== lane 5 ==
==> flow/design.v (excerpt) <==
module pow_5_pipe
(
    input             clock,
    input      [17:0] n,
    output reg [17:0] n_pow_5
);
Settings: LEC_CHECK=0, CAP_MARGIN=20, CORE_ASPECT_RATIO=0.57, CORE_MARGIN=2, CORE_UTILIZATION=40, MAX_ROUTING_LAYER=met4, MIN_ROUTING_LAYER=met2, SETUP_SLACK_MARGIN=1.39, SLEW_MARGIN=20, TNS_END_PERCENT=90; clock period 11.2 ns.
run.sh (not shown) runs the stock make flow with config.mk's settings and CLKGATE_MAP_FILE=.
Input-level comparison between lane 1 and lane 5:
Settings: clearing SETUP_SLACK_MARGIN, which used to be 1.39; clearing CORE_ASPECT_RATIO, which used to be 0.57; clearing TNS_END_PERCENT, which used to be 90; clearing MAX_ROUTING_LAYER, which used to be met4; clearing MIN_ROUTING_LAYER, which used to be met2; swapping 11.2 for 5.21 in the clock period (ns, I/O delays scaled along).
Results
[lane 1 vs lane 5] share of the core filled by cells before placement: lower in lane 1
Compared with lane 5, lane 1 shows a lower arrival time at the worst endpoint.
[compare] base=lane 5 new=lane 1: cell area up 7.8%; part of the Yosys area used for sequential elements flat; proportion of cell area occupied by registers down 0.65 points; number of placed I/O pins flat.
Across lane 5 and lane 1, a clean result was obtained everywhere but in lane 1.
Looking at critical path endpoint, the n_pow_2[16] result is from lane 1; the n_pow_2[17] one comes from lane 5.
Lane 1 reports a lower detail-routed net length per standard cell than lane 5 does.


Setup of the previous run:
Starting RTL as in the previous note.
make LEC_CHECK=0 ABC_AREA=1 CAP_MARGIN=20 CORE_ASPECT_RATIO=1.44 CORE_MARGIN=2 CORE_UTILIZATION=72 CTS_CLUSTER_DIAMETER=374 CTS_CLUSTER_SIZE=98 SLEW_MARGIN=20 TNS_END_PERCENT=5 finish   # period 3.51 ns
The previous run finished all stages; layout check result: FAIL, due to setup timing.
Input-level comparison between the current run and the previous run:
==> flow/config.mk <==
export PLATFORM = sky130hd
export DESIGN_NAME = pow_5_pipe
export DESIGN_NICKNAME = pow_5_pipe
export VERILOG_FILES = /design/flow/design.v
export SDC_FILE = /design/flow/constraint.sdc
export NUM_CORES = 4
export LEC_CHECK = 0
export CAP_MARGIN = 20
export CORE_MARGIN = 2
export CORE_UTILIZATION = 40
export SLEW_MARGIN = 20
==> flow/constraint.sdc <==
create_clock -name core_clock -period 6.23 [get_ports {clock}]
set_input_delay 1.2460 -clock core_clock [delete_from_list [all_inputs] [get_ports {clock}]]
set_output_delay 1.2460 -clock core_clock [all_outputs]
set_load 0.01 [all_outputs]
### Flow results
Layout checks on the previous run: not met. Flow itself completed; violations: setup timing. The current run: done, clean on timing, DRC and antenna. Against the previous run, the current run comes in about 20% higher on mean area per synthesized cell. In the reports for the previous run and the current run, the smaller fraction of met3 tracks used by global routing belongs to the current run. Against the previous run, footprint of the multi-input gates in the current run fell by a few percent. Where register-to-register setup slack is concerned, the previous run is outperformed by the current run. Compared with the previous run, in the current run tightest hold margin went down 0.0039 ns; signed area change from the synthesized netlist to the final layout has decreased.


Setup of sierra:
The RTL this note starts from:
==> flow/design.v <==
module pow_5_pipe
(
    input             clock,
    input      [17:0] n,
    output reg [17:0] n_pow_5
);
    reg [17:0] n_1, n_2, n_3;
    reg [17:0] n_pow_2, n_pow_3, n_pow_4;
    always @(posedge clock)
    begin
        n_1 <= n;
        n_2 <= n_1;
        n_3 <= n_2;
        n_pow_2 <= n * n;
        n_pow_3 <= n_pow_2 * n_1;
        n_pow_4 <= n_pow_3 * n_2;
        n_pow_5 <= n_pow_4 * n_3;
    end
endmodule
clock: 5.56 ns
lec_check: 0
cap_margin: 20
cell_pad_in_sites_global_placement: 3
core_aspect_ratio: 1.93
core_margin: 8
core_utilization: 40
cts_cluster_diameter: 143
cts_cluster_size: 68
gpl_routability_driven: 1
gpl_timing_driven: 0
place_density_lb_addon: 0.09
setup_slack_margin: 0.51
slew_margin: 25
sierra completed every stage of the flow, and the final layout passed the timing, DRC and antenna checks.
Edits applied to the flow inputs when going from sierra to amber:
- a deleted CTS_CLUSTER_DIAMETER that had been 143
- a change of CTS_CLUSTER_SIZE from 68 to 77
- a change of CORE_MARGIN from 8 to 2
- a change of GPL_ROUTABILITY_DRIVEN from 1 to 0
[summary]
- amber reports a lower post-route minimum period than sierra does.
- Compared with sierra, amber shows a lower post-layout period usage of the worst path.
- Re count of non-CTS inverters in the layout: no difference whatsoever between sierra and amber.
- sierra → amber: core utilization up 0.19 points.
Input-level comparison between yarrow and amber:
- clearing CTS_CLUSTER_SIZE, which used to be 77
- clearing CELL_PAD_IN_SITES_GLOBAL_PLACEMENT, which used to be 3
- clearing GPL_ROUTABILITY_DRIVEN, which used to be 0
- clearing CORE_ASPECT_RATIO, which used to be 1.93
- swapping 5.56 for 6.4 in the clock period (ns, I/O delays scaled along)
==> comparison <==
Across yarrow and amber, the outcome is the same: a clean finish for every run. yarrow against amber: finished layout cell area decreased by about 7.5% relative to the old numbers, multi-input combinational cell area decreased 680 um^2, net count of the finished layout dropped 2.1%, worst clock skew on the final layout dropped 6.2 ps. yarrow vs amber: tally of non-filler cells in the final layout down slightly. Comparing yarrow against amber, there is no change at all in maximum number of pins on one net before global-route repair.
diff inputs: yarrow => cedar
- CTS_CLUSTER_SIZE: unset -> 100
- PLACE_DENSITY_LB_ADDON: 0.09 -> unset
- SLEW_MARGIN: 25 -> 20
- CORE_UTILIZATION: 40 -> 64
- CTS_CLUSTER_DIAMETER: unset -> 306
- GPL_TIMING_DRIVEN: 0 -> unset
- SETUP_SLACK_MARGIN: 0.51 -> unset
Notes after the runs:
- Post-CTS setup buffer count delta for cedar relative to yarrow: 3 lower
- met1 wire length is lower on cedar
Setup changes, cedar to maple
- CTS_CLUSTER_DIAMETER no longer set, was 306
- CTS_CLUSTER_SIZE no longer set, was 100
- CORE_UTILIZATION now 9, was 64
- the clock period (ns, I/O delays scaled along) now 9.96, was 6.4
Results
- A capturing element of the worst setup path of n_pow_2[16]$_DFF_P_ is what maple shows, while n_pow_2[15]$_DFF_P_ belongs to cedar.
- Changes observed in maple relative to cedar: clock-buffer cell count dropped 6, critical path depth shows a reduction of 2.
- Sort maple and cedar by core area desc -> top: maple
- Relative to cedar, highest cell delay on the worst timing path has gone up in maple.
- Looking at first-iteration DRC count, maple sits about 4.3% above cedar.
- cedar → maple: post-route DRC violation count held steady, core utilization shrank by 59 points.
- cedar → maple: number of nets at the end of the flow fell 1.9%.


v11:
Starts from the design.v that is shown in full above.
clock: 4.34 ns
lec_check: 0
abc_area: 0
cap_margin: 30
core_margin: 3
core_utilization: 58
gpl_timing_driven: 0
place_density: 0.68
setup_slack_margin: 1.22
slew_margin: 0
v11 had finished all stages when the layout checks came back failing, citing negative setup slack.
Inputs modified between v11 and v25:
- swapping 58 for 19 in CORE_UTILIZATION
- swapping 30 for 35 in CAP_MARGIN
- swapping 4.34 for 6.33 in the clock period (ns, I/O delays scaled along)
Findings:
- Of v25 and v11, just one finished clean: v25.
- Diff v11 -> v25 | final setup violation count | decrease of 28
- v25 vs v11: detailed-routed wire length on met3 up by a few percent
- | number of core rows | v25 vs v11 | 75% higher |
- Taking v11 as the reference, in v25 detailed-routed wire length on met2 lost about 4.4%; final setup TNS picked up an extra 13060 ps; first-pass GRT wire length decreased by 4.8% relative to the old numbers; combined global-route utilization of all metal layers fell 20 points.
- Standard cell core area (v25 over v11): increase, 210%
Changes in v30 relative to v25:
- removing PLACE_DENSITY (formerly 0.68)
- removing GPL_TIMING_DRIVEN (formerly 0)
- changing CORE_MARGIN from 3 to 2
- removing ABC_AREA (formerly 0)
- removing SETUP_SLACK_MARGIN (formerly 1.22)
- changing CORE_UTILIZATION from 19 to 44
- changing CAP_MARGIN from 35 to 20
- changing SLEW_MARGIN from 0 to 20
- changing the clock period (ns, I/O delays scaled along) from 6.33 to 6.25
## What came out
- v30 vs v25: placeable core region down by more than half
- ~same clock tree cell share of total cell area in v25 and v30
- The total wirelength of the detailed-routed design in v30 was lower than what v25 gave.
- v30 vs v25, largest net degree at the start of global routing went up by 18.
- v25 -> v30: number of signal-net inverters in the final layout delta 0, exact match
- Lower total placed cells including tap cells goes to v30 over v25.
- Synthesized netlist cell count came out exactly the same in v25 and v30.


== build 57 ==
// pow_5_pipe: RTL as listed in full above, without the edits since
clock: 4.38 ns
lec_check: 0
cap_margin: 20
core_margin: 2
core_utilization: 64
max_routing_layer: met4
slew_margin: 20
Build 57: complete, dirty (setup timing)
What build 98 does differently from build 57 at the input level:
- removing MAX_ROUTING_LAYER (formerly met4)
- changing CORE_UTILIZATION from 64 to 65
- changing the clock period (ns, I/O delays scaled along) from 4.38 to 5.23
### Flow results
- For the cell count, build 98 came in about 5.6% lower than build 57 did.
- Going from build 57 to build 98, final sum of negative setup slack shows an increase of 10040 ps; area of all placed cells without fillers shows a reduction of 9.7%; total number of vias shows a reduction of 988.
- Build 98 finished all stages; layout check result: FAIL, due to setup timing.
### build 98 -> build 55
- changing CORE_UTILIZATION from 65 to 40
- changing the clock period (ns, I/O delays scaled along) from 5.23 to 6.4
### Flow results
Looking at top fanout value on the critical path across build 98 and build 55, the one that comes out higher is build 55. Compared with build 98, build 55 has extra setup slack. Slowest cell on the critical path = sky130_fd_sc_hd__clkdlybuf4s50_1: build 55; slowest cell on the critical path = sky130_fd_sc_hd__fa_2: build 98. met2 usage down 24 points in build 55 wrt build 98. Build 55 did not stop at any stage, and its layout met the timing, DRC and antenna checks.
## Diff of input files: build 92 against build 55
- putting CTS_CLUSTER_DIAMETER at 264 where nothing was set
- putting CTS_CLUSTER_SIZE at 100 where nothing was set
- swapping 2 for 9 in CORE_MARGIN
### Flow results
- Area growth from synthesis to layout across build 92 and build 55: no real change.
- Die outline height was higher in the run labelled build 92.
- Between build 92 and build 55, the difference in net count of the finished layout is negligible.
- Going from build 55 to build 92, cell area after placement about even, post-layout worst setup margin rose 15 ps, period utilization fell 0.23 points, core utilization rose 0.51 points, fmax about even.
- Build 55 has higher number of vias after detailed routing than build 92.
- Number of ordinary and repair buffers in the finished layout (build 92 vs. build 55) increases by a few percent
#### Input delta (build 5 over build 92)
- CTS_CLUSTER_DIAMETER changed from 264 to 297
- HOLD_SLACK_MARGIN newly set to 0.28
- CORE_MARGIN changed from 9 to 2
## What came out
Worst setup slack for register-to-register paths across build 92 and build 5: no real change. Comparing build 92 against build 5, there is no change at all in area fraction in mux cells. Looking at buffer-and-inverter tally for the worst setup path, build 5 sits 1 higher than build 92 does.
